Setup of v14:
// armreduced
module armreduced(
	input clk,
	input reset,
	output[31:0] pc,
	input[31:0] inst,
	input nIRQ,
	output[3:0] be,
	output[31:0] memaddr,
	output memwrite,
	output memread,
	output[31:0] writedata,
	input[31:0] readdata
	);
	wire PCSrcD, PCSrcE, PCSrcM, PCSrcW;
	wire RegWriteD, RegWriteE, RegWriteM, RegWriteW;
	wire MemtoRegD, MemtoRegE, MemtoRegM, MemtoRegW;
	wire MemWriteD, MemWriteE, MemWriteM;
	wire [3:0] ALUControlD, ALUControlE;
	wire BranchD, BranchE, BranchTakenE;
	wire ALUSrcD, ALUSrcE;
	wire FlagWriteD, FlagWriteE;
	wire [1:0] ImmSrcD;
	wire [1:0] RegSrcD;
	wire [3:0] condE;
	wire condEx;
	wire [3:0] NZCV, FlagsE;
	wire newPCSrcE, newRegWriteE, newMemWriteE;
	wire [3:0] ALUFlags;
	wire InvalidRegD, InvalidRegE;
	wire StallF, StallD;
	wire FlushD, FlushE;
	wire FlushCtrlD;
	wire [1:0] ForwardAE, ForwardBE;
	wire[31:0] PCPlus4F, PCBranch;
	wire[31:0] NextPC;
	wire [31:0] PCF;
	wire [31:0] ResultW;
	assign be = 4'b1111;
	assign PCBranch = ALUResultE;
	assign NextPC = (BranchTakenE == 1'b1) ? PCBranch : (PCSrcW == 1'b1) ? ResultW : PCPlus4F;
	RegisterWBIF _RegisterWBIF(.clk(clk), .en(~StallF), .PC(NextPC), .PCF(PCF), .reset(reset));
  ...
Settings: LEC_CHECK=0, CAP_MARGIN=20, CORE_MARGIN=2, CORE_UTILIZATION=65, CTS_CLUSTER_DIAMETER=384, HOLD_SLACK_MARGIN=0.29, SETUP_SLACK_MARGIN=2.33, SLEW_MARGIN=20, TNS_END_PERCENT=5; clock period 9.4 ns.
run.sh (not shown) runs the stock make flow with config.mk's settings and CLKGATE_MAP_FILE=.
The flow ended early for v14: it failed with a tool error in global routing (5_1_grt).
The inputs of v39 differ from those of v14 as listed below.
- CORE_UTILIZATION now 70, was 65
- SETUP_SLACK_MARGIN now 1.07, was 2.33
- CTS_CLUSTER_DIAMETER now 370, was 384
- PLACE_DENSITY now 0.64, previously not set
- TNS_END_PERCENT no longer set, was 5
- HOLD_SLACK_MARGIN no longer set, was 0.29
- CTS_CLUSTER_SIZE now 20, previously not set
Results
As far as instance count of the mapped netlist goes, v14 and v39 are indistinguishable; the numbers are identical. Compared with v14, in v39 total cell area at the placement stage went up 0.41%, netlist area before placement held. On post-synthesis share of cell area spent on and-or and or-and gates, v14 tracks v39 almost exactly. From v14 to v39 the numbers moved as follows: die area has decreased, die extent in x has decreased, post-placement worst setup slack has decreased. v39 did not finish: a tool error stopped it during global routing (5_1_grt).
--- input diff v39..v31 ---
- HOLD_SLACK_MARGIN newly set to -0.1
- CTS_CLUSTER_SIZE removed (was 20)
- CORE_UTILIZATION changed from 70 to 58
- SETUP_SLACK_MARGIN changed from 1.07 to 2.43
- PLACE_DENSITY removed (was 0.64)
- CTS_CLUSTER_DIAMETER removed (was 370)
## What came out
- Status(v31) = ERROR, stage = global routing (5_1_grt)
- Comparing v31 and v39, final weighted congestion of routability-driven global placement is lower on v31.
- v39 → v31: pre-CTS setup slack saw an increase; die area saw an increase; total placed cells including tap cells saw an increase.

the reference run:
armreduced again, from the RTL that the note above started with.
Settings: LEC_CHECK=0, CAP_MARGIN=20, CORE_MARGIN=2, CORE_UTILIZATION=65, HOLD_SLACK_MARGIN=0.29, MAX_ROUTING_LAYER=met4, SETUP_SLACK_MARGIN=1.72, SLEW_MARGIN=20; clock period 9.41 ns.
Status(the reference run) = ERROR, stage = global routing
Edits applied to the flow inputs when going from the reference run to the trial run:
Settings: SETUP_SLACK_MARGIN no longer set, was 1.72; MAX_ROUTING_LAYER no longer set, was met4; CORE_UTILIZATION now 40, was 65; HOLD_SLACK_MARGIN no longer set, was 0.29; the clock period (ns, I/O delays scaled along) now 16.9, was 9.41.
==> results <==
The trial run | status: complete | timing, DRC, antenna: pass. Per the comparison of the trial run with the reference run, number of hold buffers added after cts held steady; total instance count after detailed placement grew by about 10%; core footprint grew by 51,000 µm². Delta (the trial run minus the reference run): yosys stat cell total held steady; die area higher; placed wire-length estimate after detailed placement now larger; instance area after placement up 340 µm²; number of buffers inserted to repair setup after CTS went down. Summary of the trial run over the reference run: placer's final routability congestion estimate now smaller, simple-gate portion of the synthesized area roughly the same, post-synthesis instance area barely changed.

Starting RTL as in the previous note.
export LEC_CHECK = 0
export ABC_AREA = 1
export CAP_MARGIN = 5
export CORE_MARGIN = 2
export CORE_UTILIZATION = 72
export CTS_CLUSTER_DIAMETER = 371
export CTS_CLUSTER_SIZE = 41
export PLACE_DENSITY = 0.65
export SETUP_SLACK_MARGIN = 2.68
export SLEW_MARGIN = 30
create_clock -name core_clock -period 10.7 [get_ports {clk}]
The first run aborted during 5_1_grt.
Change:
ABC_AREA = not set   (was 1)
CAP_MARGIN = 20   (was 5)
CORE_UTILIZATION = 57   (was 72)
CTS_CLUSTER_DIAMETER = not set   (was 371)
CTS_CLUSTER_SIZE = not set   (was 41)
PLACE_DENSITY = not set   (was 0.65)
SETUP_SLACK_MARGIN = not set   (was 2.68)
SLEW_MARGIN = 20   (was 30)
clock period = 9.41 ns   (was 10.7 ns; I/O delays follow)
Now the flow produced a clean layout.
Die area increases by 20%.
Synthesized cell count came out lower by about 24%.
Synthesized area drops by about 4.5%.

== run A ==
Starting RTL as in the previous note.
## armreduced
module armreduced(
	input clk,
	input reset,
	output[31:0] pc,
	input[31:0] inst,
	input nIRQ,
	output[3:0] be,
	output[31:0] memaddr,
	output memwrite,
	output memread,
	output[31:0] writedata,
	input[31:0] readdata
	);
export LEC_CHECK = 0
export CAP_MARGIN = 20
export CORE_MARGIN = 2
export CORE_UTILIZATION = 57
export SETUP_SLACK_MARGIN = 2.33
export SLEW_MARGIN = 20
export TNS_END_PERCENT = 5
create_clock -name core_clock -period 9.4 [get_ports {clk}]
Run A: done, clean on timing, DRC and antenna
--- input diff run A..run B ---
Settings: removing TNS_END_PERCENT (formerly 5); removing SETUP_SLACK_MARGIN (formerly 2.33).
==> results <==
Run B: flow completed, timing, DRC and antenna clean
Run B ended up with _RegisterWBIF.PCF[4]$_SDFFE_NP0N_ as its startpoint of the most critical setup path; run A ended up with _RegisterWBIF.PCF[11]$_SDFFE_NP0N_.
From run A to run B the numbers moved as follows: highest fanout seen on the critical path shows an increase of 8, combinational share of power shows a reduction of 2.4 points, core utilization shows a reduction of 4.3 points.
Inputs modified between run B and run C:
Settings: CORE_UTILIZATION now 59, was 57; the clock period (ns, I/O delays scaled along) now 9.41, was 9.4.
Notes after the runs:
Run C finished end to end and its layout was clean on timing, DRC and antenna.
Between run B and run C, the required time at the worst-slack endpoint does not differ in any meaningful way.
On number of distinct standard cells referenced by the synthesized netlist, run B tracks run C almost exactly.
The finished layout cell area was comparable across run B and run C.
Run C vs. run B: DRC violation total after the first TritonRoute iteration went down, final worst setup slack went down, portion of total power attributed to combinational logic went down, total global-route track usage did not really move, switching share of total power did not really move.
Sequential share of layout area across run B and run C: no real change.
--- input diff run C..run D ---
Settings: setting SETUP_SLACK_MARGIN to 2.33 for the first time; setting HOLD_SLACK_MARGIN to 0.29 for the first time; changing CORE_UTILIZATION from 59 to 66; setting TNS_END_PERCENT to 5 for the first time.
==> results <==
The post-detailed-placement half-perimeter wirelength reported for run D is greater than that of run C by about 1.2%.
Run D against run C: horizontal die size decreased by 5.4% relative to the old numbers; floorplan die height decreased by about 5.4% relative to the old numbers; worst-case clock buffer depth closely matched the old numbers; standard cell core area decreased by 11% relative to the old numbers; number of setup buffers added after CTS increased by 113 relative to the old numbers.
As far as number of sinks driven by the clock tree goes, run C and run D are indistinguishable; the numbers are identical.
The flow did not stop early for run C: all stages ran, and the layout cleared the timing, design-rule and antenna checks.
Run D did not finish; a tool error ended it in global routing.
In the metrics for run C and run D, the one carrying the lower placed standard-cell area is run D.
Comparing run C and run D, the lower number of cell rows is on run D.
Power figures rest on the tool's default switching activity, not on a simulated workload.
